Design dma_ahb_simple, start of the top module:
module dma_ahb_simple
(
       input   wire          HRESETn
     , input   wire          HCLK
     , input   wire          S_HSEL
     , input   wire  [31:0]  S_HADDR
     , input   wire  [ 1:0]  S_HTRANS
     , input   wire          S_HWRITE
     , input   wire  [ 2:0]  S_HSIZE
     , input   wire  [ 2:0]  S_HBURST
     , input   wire  [31:0]  S_HWDATA
     , output  wire  [31:0]  S_HRDATA
     , output  wire  [ 1:0]  S_HRESP
     , input   wire          S_HREADYin
     , output  wire          S_HREADYout
     , output  wire          IRQ
     , output  wire          M_HBUSREQ
     , input   wire          M_HGRANT
     , output  wire  [31:0]  M_HADDR
     , output  wire  [ 1:0]  M_HTRANS
     , output  wire          M_HWRITE
     , output  wire  [ 2:0]  M_HSIZE
     , output  wire  [ 2:0]  M_HBURST
     , output  wire  [ 3:0]  M_HPROT
     , output  wire  [31:0]  M_HWDATA
     , input   wire  [31:0]  M_HRDATA
     , input   wire  [ 1:0]  M_HRESP
     , input   wire          M_HREADY
);
==> flow/config.mk <==
export PLATFORM = sky130hd
export DESIGN_NAME = dma_ahb_simple
export DESIGN_NICKNAME = dma_ahb_simple
export VERILOG_FILES = /design/flow/design.v
export SDC_FILE = /design/flow/constraint.sdc
export NUM_CORES = 4
export LEC_CHECK = 0
export CAP_MARGIN = 20
export CORE_MARGIN = 2
export CORE_UTILIZATION = 39
export SLEW_MARGIN = 20
==> flow/constraint.sdc <==
create_clock -name core_clock -period 3.35 [get_ports {HCLK}]
set_input_delay 0.6700 -clock core_clock [delete_from_list [all_inputs] [get_ports {HCLK}]]
set_output_delay 0.6700 -clock core_clock [all_outputs]
set_load 0.01 [all_outputs]
run.sh (not shown) runs the stock make flow with config.mk's settings and CLKGATE_MAP_FILE=.
The starting point went through all stages and came out clean.
Next try:
--- a/flow/config.mk
+++ b/flow/config.mk
@@ -9,3 +9,5 @@
 export CORE_MARGIN = 2
-export CORE_UTILIZATION = 39
+export CORE_UTILIZATION = 66
+export CTS_CLUSTER_SIZE = 13
+export SETUP_SLACK_MARGIN = 0.3
 export SLEW_MARGIN = 20
==> flow/constraint.sdc (replaced) <==
create_clock -name core_clock -period 1.86 [get_ports {HCLK}]
set_input_delay 0.3720 -clock core_clock [delete_from_list [all_inputs] [get_ports {HCLK}]]
set_output_delay 0.3720 -clock core_clock [all_outputs]
set_load 0.01 [all_outputs]
=> Now the flow failed in global routing (ODB-0269); synthesized area does not change; die size fell by 40%; synthesized cell count stays the same.
Next try:
--- a/flow/config.mk
+++ b/flow/config.mk
@@ -9,5 +9,3 @@
 export CORE_MARGIN = 2
-export CORE_UTILIZATION = 66
-export CTS_CLUSTER_SIZE = 13
-export SETUP_SLACK_MARGIN = 0.3
+export CORE_UTILIZATION = 40
 export SLEW_MARGIN = 20
==> flow/constraint.sdc (replaced) <==
create_clock -name core_clock -period 3.35 [get_ports {HCLK}]
set_input_delay 0.6700 -clock core_clock [delete_from_list [all_inputs] [get_ports {HCLK}]]
set_output_delay 0.6700 -clock core_clock [all_outputs]
set_load 0.01 [all_outputs]
Effect: With this change the flow passed the timing, design-rule and antenna checks. Synthesized cell count is unchanged. Synthesized area is unchanged. Die area goes up by well over a third.


dma_ahb_simple again, from the RTL that the note above started with.
Settings: LEC_CHECK=0, ABC_AREA=1, CAP_MARGIN=5, CELL_PAD_IN_SITES_DETAIL_PLACEMENT=2, CORE_MARGIN=10, CORE_UTILIZATION=62, CTS_CLUSTER_DIAMETER=233, GPL_ROUTABILITY_DRIVEN=0, GPL_TIMING_DRIVEN=0, HOLD_SLACK_MARGIN=0.17, MAX_ROUTING_LAYER=met4, SETUP_SLACK_MARGIN=0.84, SLEW_MARGIN=20; clock period 2.83 ns.
The first run died in 3_5_place_dp.
Then changed:
Settings changed: ABC_AREA 1 to not set, CAP_MARGIN 5 to 20, CELL_PAD_IN_SITES_DETAIL_PLACEMENT 2 to not set, CORE_MARGIN 10 to 2, CORE_UTILIZATION 62 to 40, CTS_CLUSTER_DIAMETER 233 to 176, GPL_TIMING_DRIVEN 0 to not set, SETUP_SLACK_MARGIN 0.84 to 0.21.
After rerunning:
- With this change the flow ran to the end with no violations
- die area is higher by about 27%
- synthesized area is lower by about 8%
- synthesized cell count is lower by 41%
Then changed:
Settings changed: ABC_AREA set to 1, CAP_MARGIN 20 to 5, CELL_PAD_IN_SITES_DETAIL_PLACEMENT set to 2, CORE_MARGIN 2 to 5, CORE_UTILIZATION 40 to 62, CTS_CLUSTER_DIAMETER 176 to 233, GPL_TIMING_DRIVEN set to 0, SETUP_SLACK_MARGIN 0.21 to 0.84, TNS_END_PERCENT set to 40.
This time the run aborted during 3_5_place_dp.
Die size fell by 26%.
Synthesized cell count goes up by 70%.
Synthesized area is higher by 8.8%.
Then changed:
Settings changed: CAP_MARGIN 5 to 20, CELL_PAD_IN_SITES_DETAIL_PLACEMENT 2 to not set, CORE_MARGIN 5 to 2, CORE_UTILIZATION 62 to 68, CTS_CLUSTER_DIAMETER 233 to not set, GPL_ROUTABILITY_DRIVEN 0 to not set, GPL_TIMING_DRIVEN 0 to not set, HOLD_SLACK_MARGIN 0.17 to not set, MAX_ROUTING_LAYER met4 to not set, PLACE_DENSITY set to 0.35, SETUP_SLACK_MARGIN 0.84 to not set, TNS_END_PERCENT 40 to not set.
Clock period 2.83 ns to 2.71 ns, I/O delays scaled along.
Result: Now the flow went through all stages and came out clean; area after synthesis stays the same; synthesized cell count stays the same; die size drops by 12%.
Then changed:
Settings changed: ABC_AREA 1 to not set, CORE_UTILIZATION 68 to 40, PLACE_DENSITY 0.35 to not set.
Clock period 2.71 ns to 4.5 ns, I/O delays scaled along.
=>
- via count is lower by 27%
- cell area is lower by 6.4%
- synthesized area is lower by 8.1%
- routed wire length is lower by 10%
- sequential cell count is unchanged
- core utilization is lower by 32 points
Then changed:
Settings changed: CELL_PAD_IN_SITES_DETAIL_PLACEMENT set to 2, CTS_CLUSTER_DIAMETER set to 366, MAX_ROUTING_LAYER set to met4.
Outcome: The new run completed with no timing, DRC or antenna violations; setup slack loses 340 ps; final cell count barely changes; routed wire length came out higher by about 35%; via count goes up by about 10%; non-clock buffer count does not change; power is higher by about 1.3%; fmax goes down by about 9%; utilization hardly moves; clock power is higher by 2.6%.


lane 1:
Starting RTL as in the previous note.
Settings: LEC_CHECK=0, ABC_AREA=1, CAP_MARGIN=40, CELL_PAD_IN_SITES_GLOBAL_PLACEMENT=0, CORE_MARGIN=2, CORE_UTILIZATION=67, GPL_ROUTABILITY_DRIVEN=1, GPL_TIMING_DRIVEN=1, SLEW_MARGIN=20; clock period 2.91 ns.
Relative to lane 1, the following input files were edited for lane 2:
Settings: clearing CELL_PAD_IN_SITES_GLOBAL_PLACEMENT, which used to be 0; clearing ABC_AREA, which used to be 1; putting CTS_CLUSTER_SIZE at 56 where nothing was set; clearing GPL_ROUTABILITY_DRIVEN, which used to be 1; swapping 40 for 20 in CAP_MARGIN; clearing GPL_TIMING_DRIVEN, which used to be 1; swapping 2.91 for 1.99 in the clock period (ns, I/O delays scaled along).
## What came out
Lane 2: it failed during global routing (5_1_grt), and the tool reported GRT-0232.
Comparing lane 1 and lane 2, the lower number of placed instances with taps included was measured on lane 2.
Compared to lane 1, lane 2 was floorplanned on a smaller die.
The final reports for lane 2 and lane 1 show HPWL after detailed placement higher in the former.
What lane 3 does differently from lane 2 at the input level:
Settings: setting SETUP_SLACK_MARGIN to -0.18 for the first time; removing CTS_CLUSTER_SIZE (formerly 56); changing CORE_UTILIZATION from 67 to 70; changing the clock period (ns, I/O delays scaled along) from 1.99 to 1.9.
--- outcome ---
- Placeable core region of lane 3 falls short of that of lane 2 by a few percent.
- Floorplan utilization: lower on lane 2
- Going from lane 2 to lane 3, post-cts gate resize count grew by a little under 10%.
- global routing (5_1_grt): lane 3 exited with error
- Comparing lane 3 against lane 2, there is no change at all in adder-cell area share of the yosys netlist.
- Diff lane 2..lane 3 | chip area in the Yosys report | unchanged
- Per the comparison of lane 3 with lane 2, area after detailed placement did not really move, die outline width fell 2.1%, number of core rows lower.
The inputs of lane 4 differ from those of lane 3 as listed below.
Settings: changing CORE_UTILIZATION from 70 to 40; removing SETUP_SLACK_MARGIN (formerly -0.18); changing the clock period (ns, I/O delays scaled along) from 1.9 to 2.48.
Findings:
[flow] lane 4 | stages: complete | final checks: fail | reason: negative setup slack. Compared with lane 3, in lane 4 mux contribution to synthesized area was more or less identical; TritonCTS buffer count rose by 9; HPWL after detailed placement now smaller. Site row count: lane 4 higher than lane 3. Lane 4 vs lane 3 — final estimated routing congestion in global placement dropped by a little under 10%. Post-placement setup slack was higher in lane 4 than in lane 3. Lane 4 ends up with higher area of the core than lane 3 does. Lane 4 -> lane 3: total number of clock tree sinks delta 0, exact match. Comparing lane 4 and lane 3, the lower number of post-CTS setup repair buffers is on lane 4.
[inputs] lane 5 vs lane 4
Settings: CORE_UTILIZATION changed from 40 to 66; SETUP_SLACK_MARGIN newly set to 0.82; the clock period (ns, I/O delays scaled along) changed from 2.48 to 3.1.
Sequential share of layout area was higher in lane 5 than in lane 4. Lane 5 vs lane 4, worst setup path startpoint: u_csr.u_csr.csr_num_burst[2]$_DFFE_PN0P_ vs u_master.dma_rd_bnum[11]$_DFFE_PN0P_. Cell area after layout: lane 5 better than lane 4. In lane 5 relative to lane 4, cell count after placement had gone down by more than 10%. Between lane 4 and lane 5, the switching share of total power is lower for lane 4. Between lane 4 and lane 5, sequential share of power is lower for lane 4, lane 5 comes in above that. Global-route usage for lane 5: 17 points up relative to lane 4. Non-clock buffer count, lane 4 and lane 5: larger value in lane 4. Having completed the whole flow, lane 5 delivered a layout that passed the timing, design-rule and antenna checks. Total power consumption of the routed design on lane 5 is ahead of lane 4. u_master.dma_wr_burst[1]$_DFFE_PN0P_ as the capture point of the critical path was reported by lane 4, and u_master.dma_wr_addr[17]$_DFFE_PN1P_ by lane 5. Lane 5 against lane 4; count of clock-buffer cells in the layout is down by a little under 10%.


Starting RTL as in the previous note.
==> flow/config.mk <==
export PLATFORM = sky130hd
export DESIGN_NAME = dma_ahb_simple
export DESIGN_NICKNAME = dma_ahb_simple
export VERILOG_FILES = /design/flow/design.v
export SDC_FILE = /design/flow/constraint.sdc
export NUM_CORES = 4
export LEC_CHECK = 0
export ABC_AREA = 1
export CAP_MARGIN = 40
export CELL_PAD_IN_SITES_GLOBAL_PLACEMENT = 0
export CORE_MARGIN = 2
export CORE_UTILIZATION = 70
export CTS_CLUSTER_SIZE = 50
export GPL_ROUTABILITY_DRIVEN = 1
export GPL_TIMING_DRIVEN = 1
export SLEW_MARGIN = 20
==> flow/constraint.sdc <==
create_clock -name core_clock -period 1.97 [get_ports {HCLK}]
set_input_delay 0.3940 -clock core_clock [delete_from_list [all_inputs] [get_ports {HCLK}]]
set_output_delay 0.3940 -clock core_clock [all_outputs]
set_load 0.01 [all_outputs]
The baseline did not get past global routing.
Next try:
- CAP_MARGIN: 40 -> 20
- CELL_PAD_IN_SITES_GLOBAL_PLACEMENT: 0 -> unset
- CORE_UTILIZATION: 70 -> 68
- CTS_CLUSTER_SIZE: 50 -> unset
- GPL_ROUTABILITY_DRIVEN: 1 -> unset
- GPL_TIMING_DRIVEN: 1 -> unset
- clock period: 1.97 -> 3.29 ns (I/O delays scaled with it)
What happened: This time the run finished with timing, DRC and antenna clean. Die area grows by 2.9%. Synthesized area is unchanged. Synthesized cell count is unchanged.
Next try:
- ABC_AREA: 1 -> unset
- CORE_UTILIZATION: 68 -> 70
- SETUP_SLACK_MARGIN: unset -> -0.15
- clock period: 3.29 -> 2.11 ns (I/O delays scaled with it)
Outcome: With this change the flow never finished: it broke off in global routing. Area after synthesis is lower by 8.1%. Die area is lower by 11%. Synthesized cell count is lower by 41%.


Starting RTL as in the previous note.
// dma_ahb_simple
module dma_ahb_simple
(
       input   wire          HRESETn
     , input   wire          HCLK
     , input   wire          S_HSEL
     , input   wire  [31:0]  S_HADDR
     , input   wire  [ 1:0]  S_HTRANS
     , input   wire          S_HWRITE
     , input   wire  [ 2:0]  S_HSIZE
     , input   wire  [ 2:0]  S_HBURST
     , input   wire  [31:0]  S_HWDATA
     , output  wire  [31:0]  S_HRDATA
     , output  wire  [ 1:0]  S_HRESP
     , input   wire          S_HREADYin
     , output  wire          S_HREADYout
     , output  wire          IRQ
     , output  wire          M_HBUSREQ
     , input   wire          M_HGRANT
     , output  wire  [31:0]  M_HADDR
     , output  wire  [ 1:0]  M_HTRANS
     , output  wire          M_HWRITE
     , output  wire  [ 2:0]  M_HSIZE
     , output  wire  [ 2:0]  M_HBURST
     , output  wire  [ 3:0]  M_HPROT
     , output  wire  [31:0]  M_HWDATA
     , input   wire  [31:0]  M_HRDATA
     , input   wire  [ 1:0]  M_HRESP
     , input   wire          M_HREADY
);
Settings: LEC_CHECK=0, ABC_AREA=1, CAP_MARGIN=20, CELL_PAD_IN_SITES_GLOBAL_PLACEMENT=1, CORE_MARGIN=3, CORE_UTILIZATION=71, GPL_ROUTABILITY_DRIVEN=0, PLACE_DENSITY=0.52, SETUP_SLACK_MARGIN=0.99, SLEW_MARGIN=20; clock period 3.4 ns.
The first run did not get past global placement without I/O.
Change:
Settings changed: CELL_PAD_IN_SITES_GLOBAL_PLACEMENT 1 to unset, CORE_MARGIN 3 to 2, GPL_ROUTABILITY_DRIVEN 0 to unset, PLACE_DENSITY 0.52 to 0.76, SETUP_SLACK_MARGIN 0.99 to unset.
Clock period 3.4 ns to 3.12 ns, I/O delays scaled along.
Result: This time the run went through all stages and came out clean. Die size fell by 1.5%. Synthesized area does not change. Synthesized cell count does not change.
Change:
Settings changed: ABC_AREA 1 to unset, CORE_UTILIZATION 71 to 40, PLACE_DENSITY 0.76 to unset, SETUP_SLACK_MARGIN set to -0.01.
Clock period 3.12 ns to 3.35 ns, I/O delays scaled along.
Effect: The changed run ran to the end with no violations; cell count decreases by a quarter to a third; via count came out lower by a quarter to a third; non-clock buffer count went up by 44.


JK:
Starting RTL as in the previous note.
==> flow/design.v (excerpt) <==
module dma_ahb_simple
(
       input   wire          HRESETn
     , input   wire          HCLK
     , input   wire          S_HSEL
     , input   wire  [31:0]  S_HADDR
     , input   wire  [ 1:0]  S_HTRANS
     , input   wire          S_HWRITE
     , input   wire  [ 2:0]  S_HSIZE
     , input   wire  [ 2:0]  S_HBURST
     , input   wire  [31:0]  S_HWDATA
     , output  wire  [31:0]  S_HRDATA
     , output  wire  [ 1:0]  S_HRESP
     , input   wire          S_HREADYin
     , output  wire          S_HREADYout
     , output  wire          IRQ
     , output  wire          M_HBUSREQ
     , input   wire          M_HGRANT
     , output  wire  [31:0]  M_HADDR
     , output  wire  [ 1:0]  M_HTRANS
     , output  wire          M_HWRITE
     , output  wire  [ 2:0]  M_HSIZE
     , output  wire  [ 2:0]  M_HBURST
     , output  wire  [ 3:0]  M_HPROT
     , output  wire  [31:0]  M_HWDATA
     , input   wire  [31:0]  M_HRDATA
     , input   wire  [ 1:0]  M_HRESP
     , input   wire          M_HREADY
);
==> flow/config.mk <==
export PLATFORM = sky130hd
export DESIGN_NAME = dma_ahb_simple
export DESIGN_NICKNAME = dma_ahb_simple
export VERILOG_FILES = /design/flow/design.v
export SDC_FILE = /design/flow/constraint.sdc
export NUM_CORES = 4
export LEC_CHECK = 0
export ABC_AREA = 1
export CAP_MARGIN = 5
export CELL_PAD_IN_SITES_DETAIL_PLACEMENT = 2
export CORE_MARGIN = 5
export CORE_UTILIZATION = 57
export CTS_CLUSTER_DIAMETER = 233
export GPL_ROUTABILITY_DRIVEN = 0
export GPL_TIMING_DRIVEN = 0
export HOLD_SLACK_MARGIN = 0.17
export MAX_ROUTING_LAYER = met5
export SETUP_SLACK_MARGIN = 0.84
export SLEW_MARGIN = 20
export TNS_END_PERCENT = 40
==> flow/constraint.sdc <==
create_clock -name core_clock -period 2.83 [get_ports {HCLK}]
set_input_delay 0.5660 -clock core_clock [delete_from_list [all_inputs] [get_ports {HCLK}]]
set_output_delay 0.5660 -clock core_clock [all_outputs]
set_load 0.01 [all_outputs]
JK: aborted in detailed placement (tool error)
Modified inputs, MS compared to JK
- a deleted CELL_PAD_IN_SITES_DETAIL_PLACEMENT that had been 2
- a deleted ABC_AREA that had been 1
- a deleted GPL_ROUTABILITY_DRIVEN that had been 0
- a change of CAP_MARGIN from 5 to 20
- a deleted HOLD_SLACK_MARGIN that had been 0.17
- a change of SETUP_SLACK_MARGIN from 0.84 to 0.54
- a change of CORE_UTILIZATION from 57 to 66
- a change of CORE_MARGIN from 5 to 2
- a deleted TNS_END_PERCENT that had been 40
- a deleted MAX_ROUTING_LAYER that had been met5
- a deleted GPL_TIMING_DRIVEN that had been 0
- a deleted CTS_CLUSTER_DIAMETER that had been 233
- a change of the clock period (ns, I/O delays scaled along) from 2.83 to 1.86
## What came out
- Main logic family after synthesis: simple AND/OR/NAND/NOR gates -> JK, multiplexers -> MS
- Seen in the log of MS: GRT-0232 during global routing, after which the run never completed.
- Taking JK as the reference, in MS total cell area reported by yosys after synthesis fell by 8.1%; sequential share of the synthesized area rose by 5.3 points; post-synthesis cell count from yosys fell by 41%.
- Number of core rows down about 10% in MS wrt JK
- Looking at placeable core region across JK and MS, the one that comes out lower is MS.
- In the flow results for JK and MS, the number of port buffers is smaller on JK.
- Going from JK to MS, the die area was found to have gone down by 21,000 µm².
- MS improves on JK in synthesized area.
Modified inputs, AL compared to MS
- CTS_CLUSTER_SIZE now 52, previously not set
- SETUP_SLACK_MARGIN now 0.55, was 0.54
- the clock period (ns, I/O delays scaled along) now 1.9, was 1.86
--- outcome ---
Of MS and AL, not a single run came through the flow clean. Status: AL FAILED at global routing (tool error). MS terminated abnormally: global routing reported GRT-0232. Changes observed in AL relative to MS: yosys cell count held steady, cell area reported after detailed placement held steady, synthesized area held steady, die area held steady. Comparing AL with MS, the cell count after placement came out essentially unchanged.
Power and IR drop assume default switching activity.
